==> design/flow/design.v <==
module CPU_6507(
	output [12:0] addr_bus,
	output reg [7:0] d_out,
	input [7:0] d_in,
	output reg wenb,
	input clk,
	input rstb,
	input rdy
);
reg [7:0] A;
reg [7:0] X;
reg [7:0] Y;
reg carry;
reg intr_disable;
reg overflow;
reg decimal;
reg [7:0] stack_ptr;
reg negative;
reg zero;
reg [15:0] PC;
reg [15:0] full_addr;
assign addr_bus = full_addr[12:0];
reg [7:0] addr_in_buff;
reg [7:0] I;
reg is_reset;
reg [3:0] phase;
wire [7:0] instr = phase == 1 ? d_in : I;
wire isNOP = instr == 8'hEA;
wire isLoadOrStore = instr[7:6] == 2'b10 && !isNOP && !(
		instr == 8'h90 ||
		instr == 8'hB0 ||
		instr[3:0] == 4'h8 ||
		instr[3:0] == 4'hA
	);
wire isLoad = isLoadOrStore && instr[5];
wire isStore = isLoadOrStore && !instr[5];
wire isJSR = instr == 8'h20;
wire isRTS = instr == 8'h60;
wire isRTI = instr == 8'h40;
wire isTransfer = instr == 8'h98 || instr == 8'hA8 || (instr[3:0] == 4'hA && instr[7:6] == 2'b10);
wire isBranch = instr[4:0] == 5'h10;
wire isJump = instr == 8'h4C || instr == 8'h6C;
wire isStack = ~instr[7] && instr[4:0] == 5'h08;
wire pull = instr[5];
wire isSpecial = (~instr[7] && instr[4:0] == 5'h18) || instr == 8'hB8 || instr == 8'hD8 || instr == 8'hF8;
wire isArith = !isLoadOrStore && !isNOP && !isTransfer && !isBranch && !isJump && !isTransfer && !isStack && !isSpecial;
wire isBreak = instr == 8'h00;
wire isImplied = instr[3:0] == 4'hA || instr[3:0] == 4'h8;
wire isImmediate = instr[4:0] == 5'h09 || instr[3:0] == 4'h02 || (instr[7] && ~instr[4] && instr[3:0] == 0); 
wire isIndexed = instr[4];
wire indexedByY = instr[3:0] == 4'h1 || instr[3:0] == 4'h9 || instr == 8'h96 || instr == 8'hB6 || instr == 8'hBE;
wire indexedIndirect = instr[4:0] == 5'h01;
wire indirectIndexed = instr[4:0] == 5'h11;
wire zeropage = (indexedIndirect || indirectIndexed || instr[3:2] == 2'b01) && !isImplied;
wire addr16 = !isImmediate && (instr[3:0] == 4'h9 || instr[3:2] == 2'b11 || instr == 8'h20) && !isImplied;
wire isCompare = (instr[7:5] == 3'b110 && instr[1:0] == 2'b01) || instr[3:0] == 4'h4 || instr[3:0] == 4'h0 || instr[3:0] == 4'hC;
wire isBit = instr == 8'h2C || instr == 8'h24;
wire [7:0] ALU_in1 = ~instr[0] && instr[3:0] != 4'hA && ~instr[7] ? d_in : (  
		instr[7] && instr[1:0] == 2'b00 ? (instr[5] ? X : Y) : (
		instr[7] && instr[1:0] == 2'b01 ? A : (
		(instr[7] && instr[1:0] == 2'b10 && instr != 8'hCA) || isBit ? d_in : (
		instr == 8'hCA ? X : (instr == 8'h88 ? Y : A)
	))));
wire [7:0] ALU_in2 = d_in;
wire [7:0] ALU_nin2 = ~d_in;
reg [8:0] ALU_res;
wire [7:0] ALU_sub = ALU_in1 - ALU_in2;
wire [7:0] ALU_sbc = ALU_sub - !carry;
wire [3:0] ALU_opsel = {instr[0], instr[7:5]};
wire [8:0] CMP_res = {1'b0, ALU_in1} + {1'b0, ALU_nin2} + 9'd1;
always @(*) begin
	case(ALU_opsel)
		0: ALU_res <= {ALU_in1, 1'b0};
		1: ALU_res <= {ALU_in1, carry};
		2: ALU_res <= {ALU_in1[0], 1'b0, ALU_in1[7:1]};
		3: ALU_res <= {ALU_in1[0], carry, ALU_in1[7:1]};
		4: ALU_res <= {carry, ALU_in1 - 1'b1};
		5: ALU_res <= {carry, ALU_in1};
		6: ALU_res <= instr == 8'hC8 ? {carry, ALU_in1 + 1'b1} : {carry, ALU_in1 - 1'b1};
		7: ALU_res <= {carry, ALU_in1 + 1'b1};
		8: ALU_res <= {carry, ALU_in1 | ALU_in2};
		9: ALU_res <= {carry, ALU_in1 & ALU_in2};
		10: ALU_res <= {carry, ALU_in1 ^ ALU_in2};
		11: ALU_res <= ALU_in1 + ALU_in2 + carry;
		12: ALU_res <= {carry, ALU_in1};
		13: ALU_res <= {carry, ALU_in1};
		14: ALU_res <= ALU_in1 + ALU_nin2 + 1'b1;
		15: ALU_res <= ALU_in1 + ALU_nin2 + carry;
	endcase
end
wire toA = !isLoadOrStore && !isCompare && (
		instr[3:0] == 4'h1 ||
		instr[3:0] == 4'h5 ||
		instr[3:0] == 4'h9 ||
		(instr[3:0] == 4'hA && ~instr[7]) ||
		instr[3:0] == 4'hD
	);
wire toY = instr == 8'hC8 || instr == 8'h88;
wire toX = instr == 8'hE8 || instr == 8'hCA;
wire toMem = (instr[3:0] == 4'hE || instr[3:0] == 4'h6) && !isLoadOrStore;
wire loadstoreTargetA = instr[1:0] == 2'b01;
wire loadstoreTargetX = instr[1:0] == 2'b10;
wire loadstoreTargetY = instr[1:0] == 2'b00;
wire [7:0] status_word = {negative, overflow, 1'b0, 1'b0, decimal, intr_disable, zero, carry};
reg should_branch;
always @(*) begin
	case(instr[7:5])
		0: should_branch <= negative == 1'b0;
		1: should_branch <= negative == 1'b1;
		2: should_branch <= overflow == 1'b0;
		3: should_branch <= overflow == 1'b1;
		4: should_branch <= carry == 1'b0;
		5: should_branch <= carry == 1'b1;
		6: should_branch <= zero == 1'b0;
		7: should_branch <= zero == 1'b1;
	endcase
end
wire [2:0] transfer_idx = {instr[1], instr[5:4]};
reg [7:0] transfer_source;
always @(*) begin
	case(transfer_idx)
		1: transfer_source <= Y;
		2: transfer_source <= A;
		4: transfer_source <= X;
		5: transfer_source <= X;
		6: transfer_source <= A;
		7: transfer_source <= stack_ptr;
		default: transfer_source <= A;
	endcase
end
always @(posedge clk) begin
	if(!rstb) begin
		d_out <= 8'h00;
		full_addr <= 16'h0000;
		phase <= 2;
		is_reset <= 1'b1;
		I <= 8'h00;  
		wenb <= 1'b1;
		carry <= 1'b0;
		addr_in_buff <= 8'h00;
		intr_disable <= 1'b1;
		overflow <= 1'b0;
		decimal <= 1'b0;
		stack_ptr <= 8'h00;
		negative <= 1'b0;
		A <= 8'h00;
		X <= 8'h00;
		Y <= 8'h00;
		zero <= 1'b1;
	end else if(rdy) begin
		phase <= phase + 1;
		if(phase == 0) begin
			wenb <= 1'b1;
			full_addr <= PC;
			PC <= PC + 1;
		end else if(phase == 1) begin
			I <= d_in;
			if(isNOP) begin
				phase <= 0;
			end else if(isStack) begin
				if(pull) begin
					full_addr <= {8'h01, stack_ptr + 1'b1};
					stack_ptr <= stack_ptr + 1'b1;
					wenb <= 1'b1;
					phase <= 4;
				end else begin
					full_addr <= {8'h01, stack_ptr};
					stack_ptr <= stack_ptr - 1'b1;
					wenb <= 1'b0;
					d_out <= instr[6] ? A : status_word;
					phase <= 0;
				end
			end else if(isSpecial) begin
				case(instr[7:5])
					0: carry <= 1'b0;
					1: carry <= 1'b1;
					2: intr_disable <= 1'b0;
					3: intr_disable <= 1'b1;
					5: overflow <= 1'b0;
					6: decimal <= 1'b0;
					7: decimal <= 1'b1;
				endcase
				phase <= 0;
			end else if(isRTS || isRTI) begin
				phase <= isRTS ? 14 : 13;
				full_addr <= {8'h01, stack_ptr + 1'b1};
				stack_ptr <= stack_ptr + 1;
				wenb <= 1'b1;
			end else if(isTransfer) begin
				case(transfer_idx)
					1: A <= transfer_source;
					2: Y <= transfer_source;
					4: A <= transfer_source;
					5: stack_ptr <= transfer_source;
					6: X <= transfer_source;
					7: X <= transfer_source;
				endcase
				if(transfer_idx != 5) begin
					negative <= transfer_source[7];
					zero <= transfer_source == 8'h00;
				end
				phase <= 0;
			end else begin
				if(isImmediate || isBranch) begin
					full_addr <= PC;
					PC <= PC + 1;
					phase <= 4;
				end
				if(zeropage || addr16 || isJump || isJSR) begin
					full_addr <= PC;
					PC <= PC + 1;
				end
			end
		end else if(phase == 2) begin
			if(isBreak) begin
				full_addr <= 16'hFFFC | (~is_reset << 1);
			end else begin
				if(zeropage) begin
					if(indexedIndirect) begin
						full_addr <= {8'h00, d_in + X};
						phase <= 8;
					end else if(indirectIndexed) begin
						full_addr <= {8'h00, d_in};
						phase <= 8;
					end else if(isIndexed) begin
						full_addr <= {8'h00, d_in + (indexedByY ? Y : X)};
						phase <= 4;
					end else begin
						full_addr <= {8'h00, d_in};
						phase <= 4;
					end
				end
				if(addr16 || isJump || isJSR) begin
					addr_in_buff <= d_in;
					full_addr <= PC;
					PC <= PC + 1;
					if(isJSR) begin
						phase <= 10;
					end
				end
			end
		end else if(phase == 3) begin
			if(isBreak) begin
				addr_in_buff <= d_in;
				full_addr <= full_addr | 1;
			end else if(addr16 || isJump) begin
				if(instr == 8'h6C) begin
					full_addr <= {d_in, addr_in_buff};
					phase <= 8;
				end else if(isIndexed) begin
					full_addr <= {d_in, addr_in_buff} + (indexedByY ? Y : X);
				end else begin
					full_addr <= {d_in, addr_in_buff};
				end
			end
		end else if(phase == 4) begin
			phase <= 0;
			if(isBreak) begin
				if(is_reset) begin
					PC <= {d_in, addr_in_buff};
				end else begin
					phase <= 10;
				end
				is_reset <= 1'b0;
			end else if(isStack) begin
				if(instr[6]) begin
					A <= d_in;
					negative <= d_in[7];
					zero <= d_in == 8'h00;
				end else begin
					negative <= d_in[7];
					overflow <= d_in[6];
					decimal <= d_in[3];
					intr_disable <= d_in[2];
					zero <= d_in[1];
					carry <= d_in[0];
				end
			end else if(isJump) begin
				PC <= full_addr;
			end else if(isBranch) begin
				if(should_branch) begin
					PC <= PC + {d_in[7], d_in[7], d_in[7], d_in[7], d_in[7], d_in[7], d_in[7], d_in[7], d_in};
				end
			end else if(isBit) begin
				negative <= ALU_in1[7];
				overflow <= ALU_in1[6];
				zero <= (A & d_in) == 8'h00;
			end else if(isLoadOrStore) begin
				if(isLoad) begin
					if(loadstoreTargetA) begin
						A <= d_in;
					end else if(loadstoreTargetX) begin
						X <= d_in;
					end else if(loadstoreTargetY) begin
						Y <= d_in;
					end
					negative <= d_in[7];
					zero <= d_in == 8'h00;
				end else if(isStore) begin
					if(loadstoreTargetA) begin
						d_out <= A;
					end else if(loadstoreTargetX) begin
						d_out <= X;
					end else if(loadstoreTargetY) begin
						d_out <= Y;
					end
					wenb <= 1'b0;
				end
			end else if(toMem) begin
				d_out <= ALU_res[7:0];
				wenb <= 1'b0;
				negative <= ALU_res[7];
				zero <= ALU_res[7:0] == 0;
				if(~instr[7]) begin
					carry <= ALU_res[8];
				end
			end else if(toA) begin
				A <= ALU_res[7:0];
				carry <= ALU_res[8];
				zero <= ALU_res[7:0] == 0;
				negative <= ALU_res[7];
				if(ALU_opsel == 4'd11 || ALU_opsel == 4'd15) begin
					overflow <= (ALU_in1[7] == (ALU_opsel == 4'd11 ? ALU_in2[7] : ALU_nin2[7])) && (ALU_res[7] != ALU_in1[7]);
				end
			end else if(toX) begin
				X <= ALU_res[7:0];
				zero <= ALU_res[7:0] == 0;
				negative <= ALU_res[7];
			end else if(toY) begin
				Y <= ALU_res[7:0];
				zero <= ALU_res[7:0] == 0;
				negative <= ALU_res[7];
			end else if(isCompare) begin
				carry <= CMP_res[8];
				zero <= CMP_res[7:0] == 0;
				negative <= CMP_res[7];
			end
		end else if(phase == 8) begin
			addr_in_buff <= d_in;
			full_addr <= {full_addr[15:8], full_addr[7:0] + 1'b1};
			wenb <= 1'b1;
		end else if(phase == 9) begin
			if(indirectIndexed) begin
				full_addr <= {d_in, addr_in_buff} + Y;
			end else begin
				full_addr <= {d_in, addr_in_buff};
			end
			phase <= 4;
		end else if(phase == 10) begin
			full_addr <= {8'h01, stack_ptr};
			d_out <= PC[15:8];
			PC[15:8] <= d_in;
			wenb <= 1'b0;
			stack_ptr <= stack_ptr - 1;
		end else if(phase == 11) begin
			full_addr <= {8'h01, stack_ptr};
			d_out <= PC[7:0];
			PC[7:0] <= addr_in_buff;
			wenb <= 1'b0;
			stack_ptr <= stack_ptr - 1;
			if(!isBreak) begin
				phase <= 0;
			end
		end else if(phase == 12) begin
			full_addr <= {8'h01, stack_ptr};
			d_out <= status_word;
			wenb <= 1'b0;
			stack_ptr <= stack_ptr - 1;
			phase <= 0;
			intr_disable <= 1'b1;
		end else if(phase == 13) begin
			negative <= d_in[7];
			overflow <= d_in[6];
			decimal <= d_in[3];
			intr_disable <= d_in[2];
			zero <= d_in[1];
			carry <= d_in[0];
			full_addr <= {8'h01, stack_ptr + 1'b1};
			stack_ptr <= stack_ptr + 1;
			wenb <= 1'b1;
		end else if(phase == 14) begin
			PC[7:0] <= d_in;
			full_addr <= {8'h01, stack_ptr + 1'b1};
			stack_ptr <= stack_ptr + 1;
			wenb <= 1'b1;
		end else if(phase == 15) begin
			PC[15:8] <= d_in;
			full_addr <= {8'h01, stack_ptr + 1'b1};
			wenb <= 1'b1;
			phase <= 0;
		end else begin
			phase <= 0;
		end
	end
end
endmodule
==> design/flow/run.sh <==
#!/bin/bash
# the make line also repeats each setting of config.mk as NAME=value (left out here)
make -C /OpenROAD-flow-scripts/flow DESIGN_CONFIG=/design/flow/config.mk WORK_HOME=/design/flow/orfs CLKGATE_MAP_FILE= finish
==> design/flow/config.mk <==
export PLATFORM = sky130hd
export DESIGN_NAME = CPU_6507
export DESIGN_NICKNAME = CPU_6507
export VERILOG_FILES = /design/flow/design.v
export SDC_FILE = /design/flow/constraint.sdc
export NUM_CORES = 4
export LEC_CHECK = 0
export ABC_AREA = 1
export CAP_MARGIN = 20
export CORE_MARGIN = 2
export CORE_UTILIZATION = 58
export SETUP_SLACK_MARGIN = 1.35
export SLEW_MARGIN = 20
export TNS_END_PERCENT = 5
==> design/flow/constraint.sdc <==
create_clock -name core_clock -period 4.59 [get_ports {clk}]
set_input_delay 0.9180 -clock core_clock [delete_from_list [all_inputs] [get_ports {clk}]]
set_output_delay 0.9180 -clock core_clock [all_outputs]
set_load 0.01 [all_outputs]
==> out/results.md, run 1 <==
| Metric | Value | Unit |
|---|---|---|
| CTS hold repair buffers | 0 | - |
| Synth-to-Final Area Change | 33.0 | % |
| Synthesized area divided by synthesized cell count | 6.07 | um^2 |
| Reg-to-reg critical path endpoint | d_out[4] | - |
| Syn nets | 2449 | - |
| Detailed Place HPWL | 54.7 | mm |
| Synthesized-area fraction occupied by xor and xnor cells | 4.86 | % |
| Clock buffers created by TritonCTS | 9 | - |
| AO/OA Area Share | 29.8 | % |
| Clock Sinks | 100 | - |
| Via-per-instance ratio | 6.94 | - |
| Result of the run | failed layout checks | - |
| Post-synth regs | 100 | - |
| DIE AREA | 25800 | um^2 |
| CP most frequent cell | nand2_4 | - |
| Min Hold Slack | 0.466 | ns |
| Die Span Y | 161 | um |
| Launch point of the worst reg-to-reg path | phase[1] | - |
| Final number of setup-violating endpoints | 38 | - |
| Simple-gate share of the synthesized area | 29.8 | % |
| Max FO, Critical Path | 6 | - |
| Final cycle utilization of the critical path | 111 | % |
| Pin count of the biggest net entering global routing | 46 | - |
| DRC | 0 | - |
| Netlist area before placement | 14200 | um^2 |
| Reg clk slew, reported paths | 0.10 | ns |
| Worst setup path startpoint | phase[1] | - |
| Worst hold path type | flip-flop to flip-flop | - |
| Set of violated layout checks | negative setup slack | - |
| Arrival time at the worst endpoint | 5.37 | ns |
| Max Clock Freq | 196 | MHz |
| Sum Neg Setup Slack | -11.49 | ns |
| Power attributed to the clock group | 858 | uW |
| Die width | 161 | um |
| Main kind of combinational logic by area | simple AND/OR/NAND/NOR gates | - |
| Fraction of the yosys area taken by sequential cells | 15.2 | % |
| Final Non-Filler Cells | 2986 | - |
| Master of the slowest instance on the critical path | fa_2 | - |
| Largest area contributor in the synthesized netlist | nand2_1 | - |
| Critical path capture point | d_out[4] | - |
| Multiplexer share | 0 | % |
| Count of cells along the worst register-to-register path | 37 | - |
| Fp util | 58.9 | % |
| Count of port buffers added during placement | 32 | - |
| Worst Max-Slew Pin Slew | 0.928 | ns |
| Cell Int Power | 3.98 | mW |
| Number of logic stages on the critical path including buffering | 37 | - |
| Post-synth top area share | 12.0 | % |
| Comb power | 6.60 | mW |
| WP data required | 4.85 | ns |
| Total Power Consumption | 8.70 | mW |
| Power density relative to cell area | 460 | nW/um^2 |
| Yosys cell count | 2346 | - |
| Category of the worst setup path capture point | flip-flop | - |
| Max-slew headroom at the worst pin | 37.5 | % |
| Most used standard cell by instance count after synthesis | nand2_1 | - |
| Vias in the first global route | 19087 | - |
| Prevailing post-synth register cell | dfxtp_1 | - |
| Final antenna-violating net count | 0 | - |
| GR Overflow Total | 0 | - |
| Internal reg-to-reg setup slack | -0.52 | ns |
| Number of placement rows | 57 | - |
| Synth top cells by count | 455 x nand2_1, 266 x inv_1, 235 x nor2_1, 232 x o21ai_0, 204 x a21oi_1 | - |
| Max Cap Viol | 0 | - |
| Clock latency on the worst-skew pair | 0.39 | ns |
| Aggregate global-route resource usage | 55.9 | % |
| Hold-critical path endpoint | is_reset | - |
| Cell family contributing the most delay on the critical path | simple AND/OR/NAND/NOR gates | - |
| Switching share of total power | 54.3 | % |
| Net switching power figure | 4.72 | mW |
| Number of antenna violations at the first check in global routing | 6 | - |
| Unrepaired setup endpoints after global routing | true | - |
| Cell depth of the worst min-delay path | 2 | - |
| Core Box Area | 24200 | um^2 |
| Launching element type of the critical path | flip-flop | - |
| Final Skew | 0.0253 | ns |
| Count of placed standard cells including taps | 2900 | - |
| Leak Pwr | 8.43 | nW |
| Count of yosys warnings during synthesis | 1 | - |
| EDFF count, synth | 16 | - |
| Pre-CTS setup slack | -1.16 | ns |
| Combinational fraction of design power | 75.8 | % |
| Final routed wire length divided by cell count | 25.7 | um |
| Tool warnings | 53 | - |
| Crit path buf inv count | 7 | - |
| Final worst slack | -0.521 | ns |
| First-pass GRT wire length | 110 | mm |
| Clk network pwr share | 9.9 | % |
| DRC violation total after the first TritonRoute iteration | 4196 | - |
| Min Tclk post-route | 5.11 | ns |
| Total via count after detailed routing | 20730 | - |
| Total wire length after detailed routing | 76.9 | mm |
| Number of nets in the layout | 2758 | - |
| Master cell of the clock root buffer | clkbuf_16 | - |
| Power Sequential | 1.25 | mW |
| Synth cell types | 69 | - |
| Main power group | combinational cells | - |
| Deepest clock path buffer count | 2 | - |
| Post-synth area from yosys stat | 14200 | um^2 |
| Worst Min Path Start | is_reset | - |
| Slowest cell delay on critical path | 0.36 | ns |
| Fraction of power consumed by sequential logic | 14.3 | % |
| CTS tree | built | - |
| Synthesized-area fraction occupied by adder cells | 8.56 | % |
| Final hold violation count | 0 | - |
| Post-synth ARST share | 0 | % |
| Number of standard cells after synthesis | 2346 | - |
| Ranking of synthesized cells by area | nand2_1 12%, dfxtp_1 12%, o21ai_0 8.2% | - |
| Start-to-end type of the worst setup path | flip-flop to flip-flop | - |
| Peak supply drop | 0.367 | mV |
| CTS HTree Levels | 3 | - |
| Pins Over Slew Limit | 0 | - |
| Final Wtd Congestion | 1.19 | - |
| Length of the first detailed-routing pass in iterations | 12 | - |
| IO Count | 33 | - |
## stage by stage
step	util, %	area [um^2]
floorplan	-	14400
global placement	70.1	16900
detailed placement	70.1	16900
CTS	75.2	18200
global route	78.2	18900
finish	78.3	18900
## final cells by class
class                      instances  area [um^2]
tap                              324          405
clock buffer                       9          225
antenna                            2         5.00
clock inverter                     7         91.3
sequential                       100         2160
fill                            1876         5260
inverter                         299         1160
timing repair buffer             408         3410
multi-input combinational       1837        11500
## timing repair
| action | CTS | global route |
|---|---|---|
| resized | 178 | 170 |
| pin swaps | 77 | 108 |
| buffers inserted | 43 | 23 |
| gates cloned | 2 | 0 |
| endpoints found under the setup margin | 107 | 107 |
## routing by layer
layer	global-route usage (%)	wire length, um
met3	25.7	13500
met4	40.9	8260
met1	66.6	25700
met2	78.3	29200
met5	2.46	179
==> inputs of run 2 (changes only) <==
Settings changed: ABC_AREA 1 to 0, CELL_PAD_IN_SITES_DETAIL_PLACEMENT set to 1, CELL_PAD_IN_SITES_GLOBAL_PLACEMENT set to 3, CORE_UTILIZATION 58 to 40, CTS_CLUSTER_DIAMETER set to 227, CTS_CLUSTER_SIZE set to 98, MAX_ROUTING_LAYER set to met4, PLACE_DENSITY set to 0.38, SETUP_SLACK_MARGIN 1.35 to 1.42, TNS_END_PERCENT 5 to 10.
Clock period 4.59 ns to 7.79 ns, I/O delays scaled along.
==> out/results.md, run 2 <==
| Metric | Value | Unit | vs previous |
|---|---|---|---|
| Result of the run | no timing/DRC/antenna violations | - |  |
| Most used standard cell by instance count after synthesis | nand2_1 | - |  |
| Syn nets | 2187 | - | -11% |
| Length of the first detailed-routing pass in iterations | 7 | - | -5 |
| Number of placement rows | 70 | - | +23% |
| Category of the worst setup path capture point | flip-flop | - |  |
| Clk network pwr share | 14.0 | % | +4.1 points |
| Start-to-end type of the worst setup path | input port to flip-flop | - |  |
| Prevailing post-synth register cell | dfxtp_1 | - |  |
| Largest area contributor in the synthesized netlist | dfxtp_1 | - |  |
| Total Power Consumption | 3.55 | mW | -59% |
| CTS tree | built | - |  |
| CTS hold repair buffers | 0 | - | unchanged |
| Final Wtd Congestion | 1.04 | - | -12% |
| DRC | 0 | - | unchanged |
| Clock latency on the worst-skew pair | 0.40 | ns | about the same |
| Count of yosys warnings during synthesis | 1 | - | unchanged |
| Clock buffers created by TritonCTS | 9 | - | unchanged |
| Ranking of synthesized cells by area | dfxtp_1 11%, ha_1 7.1%, a21oi_1 5.9% | - |  |
| Clock Sinks | 100 | - | unchanged |
| Detailed Place HPWL | 63.6 | mm | +16% |
| Power Sequential | 721 | uW | -42% |
| Count of placed standard cells including taps | 2505 | - | -14% |
| Max Clock Freq | 159 | MHz |  |
| GR Overflow Total | 0 | - | unchanged |
| Final routed wire length divided by cell count | 32.6 | um | +27% |
| Hold-critical path endpoint | wenb | - |  |
| Post-synth top area share | 11.5 | % | -0.55 points |
| Cell depth of the worst min-delay path | 2 | - | unchanged |
| Unrepaired setup endpoints after global routing | true | - |  |
| Fp util | 40.4 | % | -18 points |
| Power density relative to cell area | 217 | nW/um^2 | -53% |
| AO/OA Area Share | 35.9 | % | +6.1 points |
| Max FO, Critical Path | 15 | - | +9 |
| Final antenna-violating net count | 0 | - | unchanged |
| Die Span Y | 196 | um | +22% |
| Worst hold path type | flip-flop to flip-flop | - |  |
| IO Count | 33 | - | unchanged |
| Synth top cells by count | 217 x nand2_1, 202 x nor2_1, 172 x a21oi_1, 133 x o21ai_0, 121 x clkbuf_1 | - |  |
| Main kind of combinational logic by area | AND-OR/OR-AND gates | - |  |
| Max-slew headroom at the worst pin | 17.1 | % | -20 points |
| Number of standard cells after synthesis | 2084 | - | -11% |
| Deepest clock path buffer count | 2 | - | unchanged |
| Aggregate global-route resource usage | 43.9 | % | -12 points |
| Internal reg-to-reg setup slack | 1.62 | ns | +2.14 ns |
| Reg-to-reg critical path endpoint | full_addr[8] | - |  |
| Launch point of the worst reg-to-reg path | phase[0] | - |  |
| Min Tclk post-route | 6.28 | ns |  |
| Peak supply drop | 0.110 | mV | -70% |
| Via-per-instance ratio | 7.22 | - | +4.0% |
| Master of the slowest instance on the critical path | fa_2 | - |  |
| Post-synth ARST share | 0 | % | unchanged |
| Ant diodes | 0 | - | -2 |
| Number of nets in the layout | 2169 | - | -21% |
| Pin count of the biggest net entering global routing | 49 | - | +6.5% |
| Launching element type of the critical path | input port | - |  |
| Netlist area before placement | 14700 | um^2 | +3.2% |
| Leak Pwr | 6.02 | nW | -29% |
| Final Skew | 0.0206 | ns | -0.00474 ns |
| Placed cell area | 15500 | um^2 | -8.4% |
| Count of port buffers added during placement | 32 | - | unchanged |
| Master cell of the clock root buffer | clkbuf_16 | - |  |
| Net switching power figure | 1.93 | mW | -59% |
| Worst Max-Slew Pin Slew | 1.23 | ns | +0.298 ns |
| Critical path capture point | zero | - |  |
| Synthesized area divided by synthesized cell count | 7.05 | um^2 | +16% |
| Post-synth area from yosys stat | 14700 | um^2 | +3.2% |
| CP most frequent cell | buf_4 | - |  |
| Die width | 196 | um | +22% |
| Number of antenna violations at the first check in global routing | 0 | - | -6 |
| WP data required | 8.13 | ns | +3.28 ns |
| EDFF count, synth | 16 | - | unchanged |
| Cell Int Power | 1.62 | mW | -59% |
| Post-synth regs | 100 | - | unchanged |
| Global routing usage on met1 | 55.1 | % | -11 points |
| Worst Min Path Start | wenb | - |  |
| Total via count after detailed routing | 18335 | - | -12% |
| Multiplexer share | 4.61 | % | +4.6 points |
| Count of cells along the worst register-to-register path | 15 | - | -59% |
| Sum Neg Setup Slack | 0 | ns | +11.49 ns |
| Synthesized-area fraction occupied by adder cells | 8.30 | % | -0.26 points |
| Fraction of power consumed by sequential logic | 20.3 | % | +6.0 points |
| Finished Core Util | 44.9 | % | -33 points |
| Worst setup path startpoint | d_in[2] | - |  |
| Fraction of the yosys area taken by sequential cells | 14.7 | % | -0.47 points |
| Global routing's busiest layer | met2 | - |  |
| Synthesized-area fraction occupied by xor and xnor cells | 6.08 | % | +1.2 points |
| Synth cell types | 109 | - | +58% |
| Switching share of total power | 54.3 | % | about the same |
| Synth-to-Final Area Change | 11.3 | % |  |
| Pins Over Slew Limit | 0 | - | unchanged |
| Final instance area | 16300 | um^2 | -14% |
| Power attributed to the clock group | 496 | uW | -42% |
| DIE AREA | 38300 | um^2 | +48% |
| Total wire length after detailed routing | 82.9 | mm | +7.9% |
| Met2 usage | 66.4 | % | -12 points |
| Final hold violation count | 0 | - | unchanged |
| Critical path cell sequence | dlygate4sd2_1, buf_4, nor2b_2, buf_4, nor3_1, o31ai_1, buf_4, o221ai_1, o31ai_4, clkinv_2, fa_2, inv_1, fa_2, a32o_1, a222oi_1, a21oi_1, a311oi_2, nor4bb_1, nand4_1, o21ai_1 | - |  |
| Comb power | 2.33 | mW | -65% |
| Yosys cell count | 2084 | - | -11% |
| Final number of setup-violating endpoints | 0 | - | -100% |
| Tool warnings | 52 | - | -1.9% |
| Max Cap Viol | 0 | - | unchanged |
| Final cycle utilization of the critical path | 80.7 | % | -31 points |
| Vias in the first global route | 18057 | - | -5.4% |
| DRC violation total after the first TritonRoute iteration | 2306 | - | -45% |
| Arrival time at the worst endpoint | 6.62 | ns | +1.25 ns |
| Simple-gate share of the synthesized area | 23.6 | % | -6.2 points |
| Final Non-Filler Cells | 2539 | - | -15% |
| Number of logic stages on the critical path including buffering | 20 | - | -46% |
| Reg clk slew, reported paths | 0.10 | ns | about the same |
| Slowest cell delay on critical path | 0.43 | ns | +0.07 ns |
| First-pass GRT wire length | 122 | mm | +10% |
| Met3 usage | 8.08 | % | -18 points |
| Main power group | combinational cells | - |  |
| CTS HTree Levels | 3 | - | unchanged |
| Core Box Area | 36300 | um^2 | +50% |
| Cell family contributing the most delay on the critical path | AND-OR/OR-AND gates | - |  |
| Crit path buf inv count | 6 | - | -1 |
| Combinational fraction of design power | 65.7 | % | -10 points |
## run 2: repair_timing
| action | in CTS | in global routing |
|---|---|---|
| endpoints found under the hold margin | 0 | 0 |
| setup endpoints to repair | 42 | 40 |
| gates cloned | 1 | 0 |
| gates resized | 36 | 46 |
| pin swaps | 12 | 16 |
| setup buffers | 3 | 14 |
## run 2: per-layer routing
metal  routed length, um  part of all wire (%)
met5                   0                     0
met4                5270                   6.4
met3                8100                   9.8
met2               36100                    44
met1               33400                    40
## run 2: per-stage QoR
stage	hold slack [ns]	setup slack [ns]
4_1_cts	0.509	1.30
3_5_place_dp	0.484	0.252
2_1_floorplan	0.446	1.43
6_report	0.504	1.51
3_3_place_gp	0.466	0.460
5_1_grt	0.542	1.38
## run 2: cell type report
class,instances,area (um^2)
multi-input combinational,1746,11900
clock buffer,9,225
tap,468,586
inverter,72,279
sequential,100,2160
fill,4569,20000
clock inverter,7,68.8
timing repair buffer,137,1090
==> inputs of run 3 (changes only) <==
Settings changed: CELL_PAD_IN_SITES_DETAIL_PLACEMENT 1 to 2, CORE_ASPECT_RATIO set to 1.61, CORE_MARGIN 2 to 8, CORE_UTILIZATION 40 to 60, CTS_CLUSTER_DIAMETER 227 to 297, CTS_CLUSTER_SIZE 98 to 29, GPL_ROUTABILITY_DRIVEN set to 0, GPL_TIMING_DRIVEN set to 0, HOLD_SLACK_MARGIN set to 0.21, MAX_ROUTING_LAYER met4 to met5, MIN_ROUTING_LAYER set to met2, PLACE_DENSITY 0.38 to 0.37, SETUP_SLACK_MARGIN 1.42 to 0.99, SLEW_MARGIN 20 to 40.
==> out/results.md, run 3 <==
| Metric | Value | Unit | vs previous |
|---|---|---|---|
| Count of yosys warnings during synthesis | 1 | - | unchanged |
| Result of the run | aborted with a tool error | - |  |
| EDFF count, synth | 16 | - | unchanged |
| Prevailing post-synth register cell | dfxtp_1 | - |  |
| Fraction of the yosys area taken by sequential cells | 14.7 | % | unchanged |
| Synthesized area divided by synthesized cell count | 7.05 | um^2 | unchanged |
| Post-synth area from yosys stat | 14700 | um^2 | unchanged |
| Fp util | 61.0 | % | +21 points |
| Largest area contributor in the synthesized netlist | dfxtp_1 | - |  |
| Yosys cell count | 2084 | - | unchanged |
| Post-synth ARST share | 0 | % | unchanged |
| Error message | [ERROR GPL-0301] Utilization 140.819 % exceeds 100%. | - |  |
| Number of standard cells after synthesis | 2084 | - | unchanged |
| Netlist area before placement | 14700 | um^2 | unchanged |
| Syn nets | 2187 | - | unchanged |
| Post-synth regs | 100 | - | unchanged |
| Main kind of combinational logic by area | AND-OR/OR-AND gates | - |  |
| AO/OA Area Share | 35.9 | % | unchanged |
| Ranking of synthesized cells by area | dfxtp_1 11%, ha_1 7.1%, a21oi_1 5.9% | - |  |
| Die width | 139 | um | -29% |
| Post-synth top area share | 11.5 | % | unchanged |
| Synth cell types | 109 | - | unchanged |
| Synthesized-area fraction occupied by adder cells | 8.30 | % | unchanged |
| Core Box Area | 24100 | um^2 | -34% |
| Stage where the run ended | 3_1_place_gp_skip_io | - |  |
| Multiplexer share | 4.61 | % | unchanged |
| Simple-gate share of the synthesized area | 23.6 | % | unchanged |
| Synth top cells by count | 217 x nand2_1, 202 x nor2_1, 172 x a21oi_1, 133 x o21ai_0, 121 x clkbuf_1 | - |  |
| Most used standard cell by instance count after synthesis | nand2_1 | - |  |
| Number of placement rows | 72 | - | +2.9% |
| Die Span Y | 214 | um | +9.7% |
| Synthesized-area fraction occupied by xor and xnor cells | 6.08 | % | unchanged |
| DIE AREA | 29900 | um^2 | -22% |
==> inputs of run 4 (changes only) <==
Settings changed: ABC_AREA 0 to 1, CELL_PAD_IN_SITES_DETAIL_PLACEMENT 2 to unset, CELL_PAD_IN_SITES_GLOBAL_PLACEMENT 3 to unset, CORE_ASPECT_RATIO 1.61 to unset, CORE_MARGIN 8 to 2, CORE_UTILIZATION 60 to 62, CTS_CLUSTER_DIAMETER 297 to unset, CTS_CLUSTER_SIZE 29 to unset, GPL_ROUTABILITY_DRIVEN 0 to unset, GPL_TIMING_DRIVEN 0 to unset, HOLD_SLACK_MARGIN 0.21 to unset, MAX_ROUTING_LAYER met5 to unset, MIN_ROUTING_LAYER met2 to unset, PLACE_DENSITY 0.37 to unset, SETUP_SLACK_MARGIN 0.99 to unset, SLEW_MARGIN 40 to 20, TNS_END_PERCENT 10 to unset.
Clock period 7.79 ns to 5.6 ns, I/O delays scaled along.
==> out/results.md, run 4 <==
| Metric | Value | Unit | vs previous |
|---|---|---|---|
| Result of the run | no timing/DRC/antenna violations | - |  |
| Multiplexer share | 0 | % | -4.6 points |
| Prevailing post-synth register cell | dfxtp_1 | - |  |
| Count of port buffers added during placement | 32 | - |  |
| Fraction of the yosys area taken by sequential cells | 15.2 | % | +0.47 points |
| Detailed Place HPWL | 52.2 | mm |  |
| Cell depth of the worst min-delay path | 2 | - |  |
| Fp util | 63.0 | % | +2.0 points |
| Main kind of combinational logic by area | simple AND/OR/NAND/NOR gates | - |  |
| Simple-gate share of the synthesized area | 29.8 | % | +6.2 points |
| Clk network pwr share | 11.2 | % |  |
| Synthesized-area fraction occupied by xor and xnor cells | 4.86 | % | -1.2 points |
| Count of placed standard cells including taps | 2757 | - |  |
| Max FO, Critical Path | 7 | - |  |
| CP most frequent cell | nand2_1 | - |  |
| Worst Max-Slew Pin Slew | 1.02 | ns |  |
| Crit path buf inv count | 4 | - |  |
| Filler cells | 2042 | - |  |
| Max Cap Viol | 0 | - |  |
| Max-slew headroom at the worst pin | 31.6 | % |  |
| Final Wtd Congestion | 1.24 | - |  |
| Storage cell area | 2160 | um^2 |  |
| WP data required | 5.91 | ns |  |
| Post-synth area from yosys stat | 14200 | um^2 | -3.1% |
| Post-synth ARST share | 0 | % | unchanged |
| Total Power Consumption | 6.04 | mW |  |
| Clock latency on the worst-skew pair | 0.38 | ns |  |
| Count of cells along the worst register-to-register path | 27 | - |  |
| Number of logic stages on the critical path including buffering | 28 | - |  |
| Combinational fraction of design power | 71.7 | % |  |
| Synth top cells by count | 455 x nand2_1, 266 x inv_1, 235 x nor2_1, 232 x o21ai_0, 204 x a21oi_1 | - |  |
| Via-per-instance ratio | 6.97 | - |  |
| Vias in the first global route | 17780 | - |  |
| Finished Core Util | 72.7 | % |  |
| Synthesized area divided by synthesized cell count | 6.07 | um^2 | -14% |
| Number of standard cells after synthesis | 2346 | - | +13% |
| Slowest cell delay on critical path | 0.43 | ns |  |
| Cell family contributing the most delay on the critical path | AND-OR/OR-AND gates | - |  |
| Pre-CTS setup slack | -0.350 | ns |  |
| Post-synth regs | 100 | - | unchanged |
| Final antenna-violating net count | 0 | - |  |
| Worst setup path startpoint | d_in[0] | - |  |
| Count of yosys warnings during synthesis | 1 | - | unchanged |
| Logic cell area | 10600 | um^2 |  |
| Fraction of power consumed by sequential logic | 17.0 | % |  |
| Final hold violation count | 0 | - |  |
| Leak Pwr | 7.39 | nW |  |
| Ranking of synthesized cells by area | nand2_1 12%, dfxtp_1 12%, o21ai_0 8.2% | - |  |
| Die width | 155 | um | +12% |
| Total wire length after detailed routing | 69.8 | mm |  |
| Min Tclk post-route | 5.41 | ns |  |
| Clock buffers created by TritonCTS | 9 | - |  |
| Power Sequential | 1.03 | mW |  |
| Largest area contributor in the synthesized netlist | nand2_1 | - |  |
| Comb power | 4.33 | mW |  |
| Most used standard cell by instance count after synthesis | nand2_1 | - |  |
| Final cycle utilization of the critical path | 96.6 | % |  |
| CTS HTree Levels | 3 | - |  |
| Number of placement rows | 55 | - | -24% |
| Yosys cell count | 2346 | - | +13% |
| DRC violation total after the first TritonRoute iteration | 4056 | - |  |
| Final routed wire length divided by cell count | 25.1 | um |  |
| Power attributed to the clock group | 679 | uW |  |
| Pins Over Slew Limit | 0 | - |  |
| IO Count | 33 | - |  |
| Synth-to-Final Area Change | 15.3 | % |  |
| CTS tree | built | - |  |
| EDFF count, synth | 16 | - | unchanged |
| Category of the worst setup path capture point | flip-flop | - |  |
| Number of antenna violations at the first check in global routing | 1 | - |  |
| Number of nets in the layout | 2588 | - |  |
| Internal reg-to-reg setup slack | 0.23 | ns |  |
| Critical path capture point | full_addr[12] | - |  |
| Worst hold path type | flip-flop to flip-flop | - |  |
| Final Skew | 0.0215 | ns |  |
| Final number of setup-violating endpoints | 0 | - |  |
| Clock Sinks | 100 | - |  |
| Tool warnings | 50 | - |  |
| Master cell of the clock root buffer | clkbuf_16 | - |  |
| Start-to-end type of the worst setup path | input port to flip-flop | - |  |
| Net switching power figure | 3.36 | mW |  |
| Switching share of total power | 55.5 | % |  |
| Final worst slack | 0.193 | ns |  |
| Peak supply drop | 0.238 | mV |  |
| Arrival time at the worst endpoint | 5.71 | ns |  |
| Launch point of the worst reg-to-reg path | phase[3] | - |  |
| Reg-to-reg critical path endpoint | full_addr[12] | - |  |
| Reg clk slew, reported paths | 0.08 | ns |  |
| DIE AREA | 24200 | um^2 | -19% |
| Total via count after detailed routing | 19347 | - |  |
| Pin count of the biggest net entering global routing | 46 | - |  |
| Syn nets | 2449 | - | +12% |
| Main power group | combinational cells | - |  |
| Length of the first detailed-routing pass in iterations | 12 | - |  |
| Synth cell types | 69 | - | -37% |
| Post-synth top area share | 12.0 | % | +0.55 points |
| Core Box Area | 22600 | um^2 | -6.2% |
| GR Overflow Total | 0 | - |  |
| First-pass GRT wire length | 103 | mm |  |
| Power density relative to cell area | 368 | nW/um^2 |  |
| Die Span Y | 155 | um | -28% |
| Worst Min Path Start | d_out[0] | - |  |
| AO/OA Area Share | 29.8 | % | -6.1 points |
| Max Clock Freq | 185 | MHz |  |
| Netlist area before placement | 14200 | um^2 | -3.1% |
| DRC | 0 | - |  |
| Ant diodes | 0 | - |  |
| Launching element type of the critical path | input port | - |  |
| Master of the slowest instance on the critical path | clkdlybuf4s50_1 | - |  |
| Aggregate global-route resource usage | 55.8 | % |  |
| Hold-critical path endpoint | d_out[0] | - |  |
| Final Non-Filler Cells | 2775 | - |  |
| Cell Int Power | 2.69 | mW |  |
| Sum Neg Setup Slack | 0 | ns |  |
| Synthesized-area fraction occupied by adder cells | 8.56 | % | +0.26 points |
| Deepest clock path buffer count | 2 | - |  |
==> run 4: per-layer routing <==
| layer | track usage, % | routed length (um) | up-vias |
|---|---|---|---|
| li1 | - | - | 8339 |
| met1 | 68.8 | 23800 | 8552 |
| met2 | 78.1 | 26400 | 1856 |
| met3 | 22.0 | 12400 | 596 |
| met4 | 40.6 | 7100 | 4 |
| met5 | 1.66 | 80 | - |
==> run 4: final cells by class <==
type,instances,area share (%)
clock buffer,9,1.37
clock inverter,7,0.412
inverter,299,6.84
multi-input combinational,1836,64.5
sequential,100,13.2
tap,285,2.17
timing repair buffer,239,11.5
==> run 4: timing repair <==
action,CTS,global route
setup endpoints to repair,1,40
hold endpoints to repair,0,0
pin swaps,0,11
setup buffers,0,2
gates resized,1,53
hold buffers,0,0
==> run 4: metrics by stage <==
step | hold WS, ns | instance area [um^2]
3_5_place_dp | 0.460 | 15900
2_1_floorplan | 0.431 | 14200
5_1_grt | 0.482 | 16400
3_3_place_gp | 0.438 | 15900
6_report | 0.474 | 16400
4_1_cts | 0.474 | 16200
==> inputs of run 5 (changes only) <==
Settings changed: ABC_AREA 1 to 0, CELL_PAD_IN_SITES_GLOBAL_PLACEMENT set to 0, CORE_UTILIZATION 62 to 56, CTS_CLUSTER_SIZE set to 80, MAX_ROUTING_LAYER set to met4, PLACE_DENSITY_LB_ADDON set to 0.13, SETUP_SLACK_MARGIN set to 0.99, SLEW_MARGIN 20 to 25, TNS_END_PERCENT set to 65.
Clock period 5.6 ns to 7.79 ns, I/O delays scaled along.
==> out/results.md, run 5 <==
| Metric | Value | Unit | vs previous |
|---|---|---|---|
| Number of nets in the layout | 2153 | - | -17% |
| Total Power Consumption | 3.46 | mW | -43% |
| Clock Sinks | 100 | - | unchanged |
| DIE AREA | 27500 | um^2 | +14% |
| EDFF count, synth | 16 | - | unchanged |
| Critical path capture point | negative | - |  |
| Reg clk slew, reported paths | 0.08 | ns | about the same |
| Combinational fraction of design power | 64.2 | % | -7.5 points |
| Total via count after detailed routing | 18642 | - | -3.6% |
| Die width | 166 | um | +6.7% |
| CTS HTree Levels | 3 | - | unchanged |
| Detailed Place HPWL | 52.6 | mm | +0.76% |
| Fp util | 56.7 | % | -6.4 points |
| Net switching power figure | 1.84 | mW | -45% |
| Pin count of the biggest net entering global routing | 63 | - | +37% |
| Filler cells | 2432 | - | +19% |
| Netlist area before placement | 14700 | um^2 | +3.2% |
| Worst Max-Slew Pin Slew | 1.27 | ns | +0.247 ns |
| Sum Neg Setup Slack | 0 | ns | unchanged |
| Slowest cell delay on critical path | 0.57 | ns | +0.14 ns |
| Hold-critical path endpoint | d_out[6] | - |  |
| AO/OA Area Share | 35.9 | % | +6.1 points |
| Synth top cells by count | 217 x nand2_1, 202 x nor2_1, 172 x a21oi_1, 133 x o21ai_0, 121 x clkbuf_1 | - |  |
| Max-slew headroom at the worst pin | 14.9 | % | -17 points |
| Fraction of the yosys area taken by sequential cells | 14.7 | % | -0.47 points |
| Count of yosys warnings during synthesis | 1 | - | unchanged |
| Cell Int Power | 1.63 | mW | -39% |
| Cell family contributing the most delay on the critical path | AND-OR/OR-AND gates | - |  |
| CP most frequent cell | nor2_1 | - |  |
| Count of port buffers added during placement | 32 | - | unchanged |
| Final Wtd Congestion | 1.10 | - | -12% |
| Final routed wire length divided by cell count | 30.7 | um | +22% |
| Power density relative to cell area | 217 | nW/um^2 | -41% |
| Master cell of the clock root buffer | clkbuf_16 | - |  |
| Main power group | combinational cells | - |  |
| Post-synth ARST share | 0 | % | unchanged |
| Vias in the first global route | 17522 | - | -1.5% |
| Total wire length after detailed routing | 73.4 | mm | +5.2% |
| Min Tclk post-route | 6.74 | ns |  |
| Critical path cell sequence | clkdlybuf4s50_1, buf_6, nor2_1, mux2i_1, nor2_1, a22oi_1, o31ai_4, ha_1, fa_2, a21o_1, a21oi_2, o21ai_0, xnor2_1, buf_4, nand4b_1, a21oi_1, o32a_1, a211oi_2, and2_4, a2111o_1, a221oi_2 | - |  |
| Number of placement rows | 59 | - | +7.3% |
| Ranking of synthesized cells by area | dfxtp_1 11%, ha_1 7.1%, a21oi_1 5.9% | - |  |
| Max Cap Viol | 0 | - | unchanged |
| Cell depth of the worst min-delay path | 2 | - | unchanged |
| Deepest clock path buffer count | 2 | - | unchanged |
| Post-synth top area share | 11.5 | % | -0.55 points |
| Start-to-end type of the worst setup path | input port to flip-flop | - |  |
| Power attributed to the clock group | 528 | uW | -22% |
| Die Span Y | 166 | um | +6.7% |
| Length of the first detailed-routing pass in iterations | 10 | - | -2 |
| Launch point of the worst reg-to-reg path | phase[1] | - |  |
| Clock buffers created by TritonCTS | 9 | - | unchanged |
| DRC | 0 | - | unchanged |
| Worst hold path type | flip-flop to flip-flop | - |  |
| Synth-to-Final Area Change | 8.79 | % |  |
| Reg-to-reg critical path endpoint | full_addr[10] | - |  |
| Peak supply drop | 0.150 | mV | -37% |
| Master of the slowest instance on the critical path | clkdlybuf4s50_1 | - |  |
| Via-per-instance ratio | 7.78 | - | +12% |
| Prevailing post-synth register cell | dfxtp_1 | - |  |
| Final instance area | 16000 | um^2 | -2.6% |
| Synthesized area divided by synthesized cell count | 7.05 | um^2 | +16% |
| Placed cell area | 15300 | um^2 | -3.8% |
| Switching share of total power | 53.0 | % | -2.5 points |
| Max Clock Freq | 148 | MHz |  |
| Tool warnings | 50 | - | unchanged |
| DRC violation total after the first TritonRoute iteration | 3297 | - | -19% |
| Clock latency on the worst-skew pair | 0.38 | ns | about the same |
| Max FO, Critical Path | 29 | - | +22 |
| Leak Pwr | 5.94 | nW | -20% |
| Synthesized-area fraction occupied by xor and xnor cells | 6.08 | % | +1.2 points |
| Core Box Area | 25900 | um^2 | +15% |
| Post-synth regs | 100 | - | unchanged |
| Clk network pwr share | 15.2 | % | +4.0 points |
| Final Skew | 0.0147 | ns | -0.00683 ns |
| Result of the run | no timing/DRC/antenna violations | - |  |
| Count of cells along the worst register-to-register path | 24 | - | -11% |
| Largest area contributor in the synthesized netlist | dfxtp_1 | - |  |
| Arrival time at the worst endpoint | 7.02 | ns | +1.31 ns |
| Crit path buf inv count | 3 | - | -1 |
| Comb power | 2.22 | mW | -49% |
| Launching element type of the critical path | input port | - |  |
| Fraction of power consumed by sequential logic | 20.6 | % | +3.6 points |
| IO Count | 33 | - | unchanged |
| Most used standard cell by instance count after synthesis | nand2_1 | - |  |
| Multiplexer share | 4.61 | % | +4.6 points |
| Final hold violation count | 0 | - | unchanged |
| First-pass GRT wire length | 109 | mm | +6.2% |
| Internal reg-to-reg setup slack | 1.41 | ns | +1.18 ns |
| CTS tree | built | - |  |
| Number of logic stages on the critical path including buffering | 21 | - | -25% |
| Final antenna-violating net count | 0 | - | unchanged |
| Main kind of combinational logic by area | AND-OR/OR-AND gates | - |  |
| Post-synth area from yosys stat | 14700 | um^2 | +3.2% |
| Worst setup path startpoint | d_in[0] | - |  |
| Syn nets | 2187 | - | -11% |
| Final cycle utilization of the critical path | 86.5 | % | -10 points |
| Worst Min Path Start | d_out[6] | - |  |
| Power Sequential | 713 | uW | -31% |
| Synth cell types | 109 | - | +58% |
| Aggregate global-route resource usage | 52.9 | % | -2.9 points |
| Number of antenna violations at the first check in global routing | 5 | - | +4 |
| GR Overflow Total | 0 | - | unchanged |
| Pins Over Slew Limit | 0 | - | unchanged |
| Number of standard cells after synthesis | 2084 | - | -11% |
| WP data required | 8.07 | ns | +2.16 ns |
| Simple-gate share of the synthesized area | 23.6 | % | -6.2 points |
| Unrepaired setup endpoints after global routing | true | - |  |
| Category of the worst setup path capture point | flip-flop | - |  |
| Final number of setup-violating endpoints | 0 | - | unchanged |
| Synthesized-area fraction occupied by adder cells | 8.30 | % | -0.26 points |
| Yosys cell count | 2084 | - | -11% |
-- run 5: per-layer routing --
layer  global-route usage, %  vias to the layer above  part of all wire, %
met5                       -                        -                    0
met4                    37.4                        0                  9.9
met3                    17.7                      611                   15
met2                    77.5                     1702                   42
met1                    60.7                     8546                   34
li1                        -                     7783                    -
-- run 5: per-stage QoR --
| step | util (%) | cells | setup WS, ns | hold slack, ns |
|---|---|---|---|---|
| after global placement | 59.0 | 2363 | 0.384 | 0.465 |
| after detailed placement | 59.0 | 2363 | 0.247 | 0.472 |
| after global routing | 61.6 | 2395 | 0.977 | 0.521 |
| after floorplan | - | 2084 | 1.28 | 0.446 |
| after CTS | 60.6 | 2382 | 0.944 | 0.487 |
| final | 61.6 | 2395 | 1.05 | 0.487 |
-- run 5: final cells by class --
type | count | area (um^2) | area share [%]
Inverter | 72 | 273 | 1.71
Sequential cell | 100 | 2160 | 13.5
Multi-Input combinational cell | 1746 | 11800 | 73.7
Timing Repair Buffer | 121 | 1010 | 6.34
Clock inverter | 7 | 103 | 0.642
Tap cell | 335 | 419 | 2.62
Antenna cell | 5 | 12.5 | 0.0783
Clock buffer | 9 | 225 | 1.41
-- run 5: what timing repair did --
item                       in CTS  in global routing
setup buffers                   3                  7
hold endpoints to repair        0                  0
resized                        13                 35
hold buffers                    0                  0
cloned                          0                  1
pin swaps                       3                 12
setup endpoints to repair      21                 40
==> inputs of run 6 (changes only) <==
Settings changed: ABC_AREA 0 to 1, CELL_PAD_IN_SITES_GLOBAL_PLACEMENT 0 to 3, CORE_UTILIZATION 56 to 27, CTS_CLUSTER_DIAMETER set to 227, CTS_CLUSTER_SIZE 80 to 37.
==> out/results.md, run 6 <==
| Metric | Value | Unit | vs previous |
|---|---|---|---|
| Crit path buf inv count | 7 | - | +4 |
| Critical path capture point | Y[6] | - |  |
| Leak Pwr | 6.80 | nW | +15% |
| Die Span Y | 234 | um | +41% |
| Pin count of the biggest net entering global routing | 47 | - | -25% |
| Clock buffers created by TritonCTS | 9 | - | unchanged |
| IO Count | 33 | - | unchanged |
| Post-synth top area share | 12.0 | % | +0.55 points |
| Final Wtd Congestion | 1.01 | - | -8.0% |
| Met2 usage | 54.2 | % | -23 points |
| Unrepaired setup endpoints after global routing | false | - |  |
| Slowest cell delay on critical path | 0.58 | ns | about the same |
| Worst setup path startpoint | d_in[5] | - |  |
| Simple-gate share of the synthesized area | 29.8 | % | +6.2 points |
| WP data required | 8.10 | ns | +0.03 ns |
| Master of the slowest instance on the critical path | clkdlybuf4s50_1 | - |  |
| CTS tree | built | - |  |
| Final antenna-violating net count | 0 | - | unchanged |
| Total via count after detailed routing | 17670 | - | -5.2% |
| Main power group | combinational cells | - |  |
| Final hold violation count | 0 | - | unchanged |
| Global routing usage on met1 | 43.1 | % | -18 points |
| Core Box Area | 52300 | um^2 | +100% |
| Prevailing post-synth register cell | dfxtp_1 | - |  |
| AO/OA Area Share | 29.8 | % | -6.1 points |
| Main kind of combinational logic by area | simple AND/OR/NAND/NOR gates | - |  |
| Switching share of total power | 59.3 | % | +6.3 points |
| Clk network pwr share | 12.1 | % | -3.1 points |
| Met3 usage | 3.81 | % | -14 points |
| Reg-to-reg critical path endpoint | Y[6] | - |  |
| Most used standard cell by instance count after synthesis | nand2_1 | - |  |
| Global routing's busiest layer | met2 | - |  |
| Total wire length after detailed routing | 91.2 | mm | +24% |
| DRC violation total after the first TritonRoute iteration | 1696 | - | -49% |
| Fraction of the yosys area taken by sequential cells | 15.2 | % | +0.47 points |
| Max-slew headroom at the worst pin | 34.7 | % | +20 points |
| Synthesized-area fraction occupied by xor and xnor cells | 4.86 | % | -1.2 points |
| Combinational fraction of design power | 69.9 | % | +5.7 points |
| Launch point of the worst reg-to-reg path | phase[2] | - |  |
| Synth cell types | 69 | - | -37% |
| Power attributed to the clock group | 509 | uW | -4% |
| Reg clk slew, reported paths | 0.09 | ns | about the same |
| Peak supply drop | 0.105 | mV | -30% |
| Syn nets | 2449 | - | +12% |
| Detailed Place HPWL | 71.0 | mm | +35% |
| Master cell of the clock root buffer | clkbuf_16 | - |  |
| Synthesized-area fraction occupied by adder cells | 8.56 | % | +0.26 points |
| Multiplexer share | 0 | % | -4.6 points |
| Synth top cells by count | 455 x nand2_1, 266 x inv_1, 235 x nor2_1, 232 x o21ai_0, 204 x a21oi_1 | - |  |
| Fp util | 27.2 | % | -29 points |
| Post-synth area from yosys stat | 14200 | um^2 | -3.1% |
| Power Sequential | 750 | uW | +5.2% |
| Synthesized area divided by synthesized cell count | 6.07 | um^2 | -14% |
| Comb power | 2.93 | mW | +32% |
| Min Hold Slack | 0.470 | ns | -0.0171 ns |
| Final Skew | 0.0165 | ns | +0.00178 ns |
| Synth-to-Final Area Change | 12.2 | % |  |
| CTS hold repair buffers | 0 | - | unchanged |
| Cell family contributing the most delay on the critical path | simple AND/OR/NAND/NOR gates | - |  |
| Clock latency on the worst-skew pair | 0.41 | ns | +0.03 ns |
| Max Clock Freq | 155 | MHz | +4.7% |
| Count of port buffers added during placement | 32 | - | unchanged |
| Cell Int Power | 1.71 | mW | +4.8% |
| Ranking of synthesized cells by area | nand2_1 12%, dfxtp_1 12%, o21ai_0 8.2% | - |  |
| Cell depth of the worst min-delay path | 2 | - | unchanged |
| First-pass GRT wire length | 129 | mm | +18% |
| Start-to-end type of the worst setup path | input port to flip-flop | - |  |
| CTS HTree Levels | 3 | - | unchanged |
| Netlist area before placement | 14200 | um^2 | -3.1% |
| Pins Over Slew Limit | 0 | - | unchanged |
| DIE AREA | 54600 | um^2 | +98% |
| Number of placement rows | 84 | - | +42% |
| Max Cap Viol | 0 | - | unchanged |
| Worst Max-Slew Pin Slew | 0.979 | ns | -0.289 ns |
| Yosys cell count | 2346 | - | +13% |
| Count of yosys warnings during synthesis | 1 | - | unchanged |
| Final number of setup-violating endpoints | 0 | - | unchanged |
| Power density relative to cell area | 262 | nW/um^2 | +21% |
| Tool warnings | 49 | - | -2.0% |
| Category of the worst setup path capture point | flip-flop | - |  |
| Aggregate global-route resource usage | 34.4 | % | -19 points |
| Post-synth regs | 100 | - | unchanged |
| Fraction of power consumed by sequential logic | 17.9 | % | -2.7 points |
| Number of logic stages on the critical path including buffering | 35 | - | +67% |
| Max FO, Critical Path | 9 | - | -69% |
| Ant diodes | 0 | - | -5 |
| GR Overflow Total | 0 | - | unchanged |
| Worst hold path type | flip-flop to flip-flop | - |  |
| Final routed wire length divided by cell count | 29.9 | um | -2.6% |
| Length of the first detailed-routing pass in iterations | 5 | - | -5 |
| Die width | 234 | um | +41% |
| Hold-critical path endpoint | full_addr[13] | - |  |
| Number of nets in the layout | 2464 | - | +14% |
| Result of the run | no timing/DRC/antenna violations | - |  |
| DRC | 0 | - | unchanged |
| Via-per-instance ratio | 5.79 | - | -26% |
| Number of antenna violations at the first check in global routing | 1 | - | -4 |
| Sum Neg Setup Slack | 0 | ns | unchanged |
| Internal reg-to-reg setup slack | 1.73 | ns | +0.32 ns |
| Vias in the first global route | 17130 | - | -2.2% |
| Worst Min Path Start | full_addr[13] | - |  |
| Arrival time at the worst endpoint | 6.74 | ns | -0.28 ns |
| Clock Sinks | 100 | - | unchanged |
| CP most frequent cell | nand2_1 | - |  |
| EDFF count, synth | 16 | - | unchanged |
| Launching element type of the critical path | input port | - |  |
| Post-synth ARST share | 0 | % | unchanged |
| Min Tclk post-route | 6.43 | ns | -0.306 ns |
| Largest area contributor in the synthesized netlist | nand2_1 | - |  |
| Net switching power figure | 2.48 | mW | +35% |
| Final cycle utilization of the critical path | 82.6 | % | -3.9 points |
| Count of cells along the worst register-to-register path | 34 | - | +42% |
| Deepest clock path buffer count | 2 | - | unchanged |
| Number of standard cells after synthesis | 2346 | - | +13% |
## run 6: what timing repair did
item / 4_1_cts / 5_1_grt
cloned: 0 / 1
pin swaps: 0 / 5
resized: 4 / 37
hold endpoints to repair: 0 / 0
buffers inserted: 0 / 6
endpoints found under the setup margin: 8 / 38
## run 6: per-stage QoR
step                      area (um^2)  setup slack, ns  utilization, %  power, mW  instances
after global placement          15400            0.358            29.5       3.60       3031
after CTS                       15700            0.965            30.1       4.10       3047
after global routing            16000             1.01            30.5       4.44       3054
final                           16000             1.36            30.5       4.19       3054
after floorplan                 14200             2.02               -       2.49       2346
after detailed placement        15400            0.353            29.5       3.57       3031
## run 6: metal layers
| metal | vias up | share of wire [%] |
|---|---|---|
| met2 | 683 | 45 |
| li1 | 8099 | - |
| met3 | 200 | 5.3 |
| met1 | 8688 | 44 |
| met5 | - | 0 |
| met4 | 0 | 5.9 |
## run 6: area by class of cell
| class | count | area [um^2] |
|---|---|---|
| clock buffers | 11 | 244 |
| well taps | 688 | 861 |
| repair buffers | 114 | 938 |
| flip-flops and latches | 100 | 2160 |
| multi-input cells | 1837 | 10600 |
| clock inverters | 5 | 45.0 |
| fillers | 6081 | 36400 |
| inverters | 299 | 1120 |
==> inputs of run 7 (changes only) <==
Settings changed: ABC_AREA 1 to unset, CELL_PAD_IN_SITES_GLOBAL_PLACEMENT 3 to unset, CORE_UTILIZATION 27 to 64, CTS_CLUSTER_DIAMETER 227 to 28, CTS_CLUSTER_SIZE 37 to unset, MAX_ROUTING_LAYER met4 to unset, PLACE_DENSITY_LB_ADDON 0.13 to unset, SETUP_SLACK_MARGIN 0.99 to 1.78, SLEW_MARGIN 25 to 20, TNS_END_PERCENT 65 to unset.
Clock period 7.79 ns to 6.24 ns, I/O delays scaled along.
==> out/results.md, run 7 <==
| Metric | Value | Unit | vs previous |
|---|---|---|---|
| Pins Over Slew Limit | 0 | - | unchanged |
| Largest area contributor in the synthesized netlist | dfxtp_1 | - |  |
| Number of logic stages on the critical path including buffering | 23 | - | -34% |
| Post-synth top area share | 11.5 | % | -0.55 points |
| Internal reg-to-reg setup slack | 0.80 | ns | -0.93 ns |
| Placed cell area | 16300 | um^2 | +5.8% |
| Worst Max-Slew Pin Slew | 1.26 | ns | +0.280 ns |
| Number of antenna violations at the first check in global routing | 3 | - | +2 |
| CP most frequent cell | buf_4 | - |  |
| Synth top cells by count | 217 x nand2_1, 202 x nor2_1, 172 x a21oi_1, 133 x o21ai_0, 121 x clkbuf_1 | - |  |
| First-pass GRT wire length | 112 | mm | -13% |
| Pin count of the biggest net entering global routing | 46 | - | -2.1% |
| Power attributed to the clock group | 627 | uW | +23% |
| Prevailing post-synth register cell | dfxtp_1 | - |  |
| DRC | 0 | - | unchanged |
| Clock buffers created by TritonCTS | 9 | - | unchanged |
| Die width | 155 | um | -33% |
| Die Span Y | 155 | um | -33% |
| Main kind of combinational logic by area | AND-OR/OR-AND gates | - |  |
| Total via count after detailed routing | 20396 | - | +15% |
| CTS tree | built | - |  |
| Switching share of total power | 52.2 | % | -7.0 points |
| Reg clk slew, reported paths | 0.09 | ns | about the same |
| Critical path capture point | d_out[3] | - |  |
| Crit path buf inv count | 5 | - | -2 |
| Post-synth ARST share | 0 | % | unchanged |
| Most used standard cell by instance count after synthesis | nand2_1 | - |  |
| Synth-to-Final Area Change | 26.3 | % |  |
| Number of nets in the layout | 2341 | - | -5.0% |
| Final hold violation count | 0 | - | unchanged |
| DRC violation total after the first TritonRoute iteration | 4644 | - | +170% |
| Syn nets | 2187 | - | -11% |
| Worst Min Path Start | wenb | - |  |
| Launching element type of the critical path | input port | - |  |
| Count of port buffers added during placement | 32 | - | unchanged |
| Cell depth of the worst min-delay path | 2 | - | unchanged |
| Post-synth area from yosys stat | 14700 | um^2 | +3.2% |
| Max-slew headroom at the worst pin | 13.7 | % | -21 points |
| Length of the first detailed-routing pass in iterations | 23 | - | +18 |
| Ant diodes | 0 | - | unchanged |
| Final routed wire length divided by cell count | 30.0 | um | +0.30% |
| Final Wtd Congestion | 1.13 | - | +11% |
| CTS HTree Levels | 3 | - | unchanged |
| Total wire length after detailed routing | 75.7 | mm | -17% |
| Max Cap Viol | 0 | - | unchanged |
| Reg-to-reg critical path endpoint | d_out[3] | - |  |
| Final Skew | 0.0150 | ns | -0.00153 ns |
| Vias in the first global route | 19128 | - | +12% |
| Clk network pwr share | 12.6 | % | +0.5 points |
| Peak supply drop | 0.180 | mV | +72% |
| IO Count | 33 | - | unchanged |
| Yosys cell count | 2084 | - | -11% |
| Comb power | 3.45 | mW | +18% |
| Master cell of the clock root buffer | clkbuf_16 | - |  |
| Final instance area | 18500 | um^2 | +16% |
| Detailed Place HPWL | 52.6 | mm | -26% |
| Worst setup path startpoint | d_in[1] | - |  |
| Max Clock Freq | 176 | MHz |  |
| Core Box Area | 22600 | um^2 | -57% |
| Hold-critical path endpoint | wenb | - |  |
| Ranking of synthesized cells by area | dfxtp_1 11%, ha_1 7.1%, a21oi_1 5.9% | - |  |
| Final worst slack | 0.568 | ns | -0.787 ns |
| Deepest clock path buffer count | 2 | - | unchanged |
| Netlist area before placement | 14700 | um^2 | +3.2% |
| Unrepaired setup endpoints after global routing | true | - |  |
| AO/OA Area Share | 35.9 | % | +6.1 points |
| Tool warnings | 53 | - | +8.2% |
| Via-per-instance ratio | 8.07 | - | +39% |
| Combinational fraction of design power | 69.4 | % | -0.5 points |
| EDFF count, synth | 16 | - | unchanged |
| Cell Int Power | 2.37 | mW | +39% |
| Post-synth regs | 100 | - | unchanged |
| Fraction of the yosys area taken by sequential cells | 14.7 | % | -0.47 points |
| Finished Core Util | 82.2 | % | +52 points |
| Cell family contributing the most delay on the critical path | AND-OR/OR-AND gates | - |  |
| Total Power Consumption | 4.96 | mW | +18% |
| GR Overflow Total | 0 | - | unchanged |
| Synthesized-area fraction occupied by xor and xnor cells | 6.08 | % | +1.2 points |
| Critical path cell sequence | buf_6, buf_4, buf_12, nor2_1, mux2i_2, or2_2, o21ai_0, a31oi_4, nor2_4, ha_4, a21oi_2, a21oi_1, or2_4, xor2_1, nand2_1, o21ai_1, a222oi_1, o211ai_1, nor4_2, buf_4, buf_4, o21a_4, o32ai_2 | - |  |
| Number of placement rows | 55 | - | -35% |
| Min Tclk post-route | 5.67 | ns |  |
| Fraction of power consumed by sequential logic | 17.9 | % | about the same |
| Aggregate global-route resource usage | 60.4 | % | +26 points |
| Leak Pwr | 7.10 | nW | +4.3% |
| Launch point of the worst reg-to-reg path | phase[1] | - |  |
| Max FO, Critical Path | 11 | - | +2 |
| Power density relative to cell area | 268 | nW/um^2 | +2.0% |
| Clock Sinks | 100 | - | unchanged |
| Master of the slowest instance on the critical path | o21ai_0 | - |  |
| Arrival time at the worst endpoint | 5.94 | ns | -0.80 ns |
| Final number of setup-violating endpoints | 0 | - | unchanged |
| Result of the run | no timing/DRC/antenna violations | - |  |
| Final antenna-violating net count | 0 | - | unchanged |
| Net switching power figure | 2.59 | mW | +4.4% |
| DIE AREA | 24200 | um^2 | -56% |
| Category of the worst setup path capture point | flip-flop | - |  |
| Clock latency on the worst-skew pair | 0.40 | ns | about the same |
| Slowest cell delay on critical path | 0.45 | ns | -0.13 ns |
| Synthesized-area fraction occupied by adder cells | 8.30 | % | -0.26 points |
| Worst hold path type | flip-flop to flip-flop | - |  |
| Final Non-Filler Cells | 2528 | - | -17% |
| Power Sequential | 890 | uW | +19% |
| Count of placed standard cells including taps | 2433 | - | -20% |
| Main power group | combinational cells | - |  |
| Count of yosys warnings during synthesis | 1 | - | unchanged |
| Synth cell types | 109 | - | +58% |
| Multiplexer share | 4.61 | % | +4.6 points |
| Pre-CTS setup slack | -0.166 | ns | -0.519 ns |
| Start-to-end type of the worst setup path | input port to flip-flop | - |  |
| Fp util | 65.0 | % | +38 points |
| Simple-gate share of the synthesized area | 23.6 | % | -6.2 points |
| Synthesized area divided by synthesized cell count | 7.05 | um^2 | +16% |
| Number of standard cells after synthesis | 2084 | - | -11% |
| Count of cells along the worst register-to-register path | 24 | - | -29% |
| Final cycle utilization of the critical path | 90.9 | % | +8.3 points |
| WP data required | 6.51 | ns | -1.59 ns |
## run 7: routing by layer
metal | up-vias | track usage, % | wire length, um
li1 | 8165 | - | -
met1 | 9166 | 69.0 | 24600
met2 | 2156 | 84.6 | 28200
met3 | 897 | 30.6 | 13600
met4 | 12 | 46.5 | 9050
met5 | - | 4.97 | 268
## run 7: repair_timing
action                                 4_1_cts  5_1_grt
setup buffers                               62       14
pin swaps                                  128       73
endpoints found under the hold margin        0        0
setup endpoints to repair                   94       91
resized                                    217       81
hold buffers                                 0        0
cloned                                       3        0
## run 7: through the flow
step,hold slack [ns],setup TNS [ns]
after floorplan,0.446,0
after global placement,0.463,-0.456
after detailed placement,0.469,-1.94
after CTS,0.489,0
after global routing,0.519,0
final,0.480,0
## run 7: area by class of cell
class / count / area (um^2)
Timing Repair Buffer: 309 / 2630
Clock inverter: 7 / 67.6
Tap cell: 285 / 357
Sequential cell: 100 / 2170
Clock buffer: 9 / 225
Multi-Input combinational cell: 1746 / 12800
Inverter: 72 / 279
Fill cell: 1536 / 4030
Power and IR drop assume default switching activity.
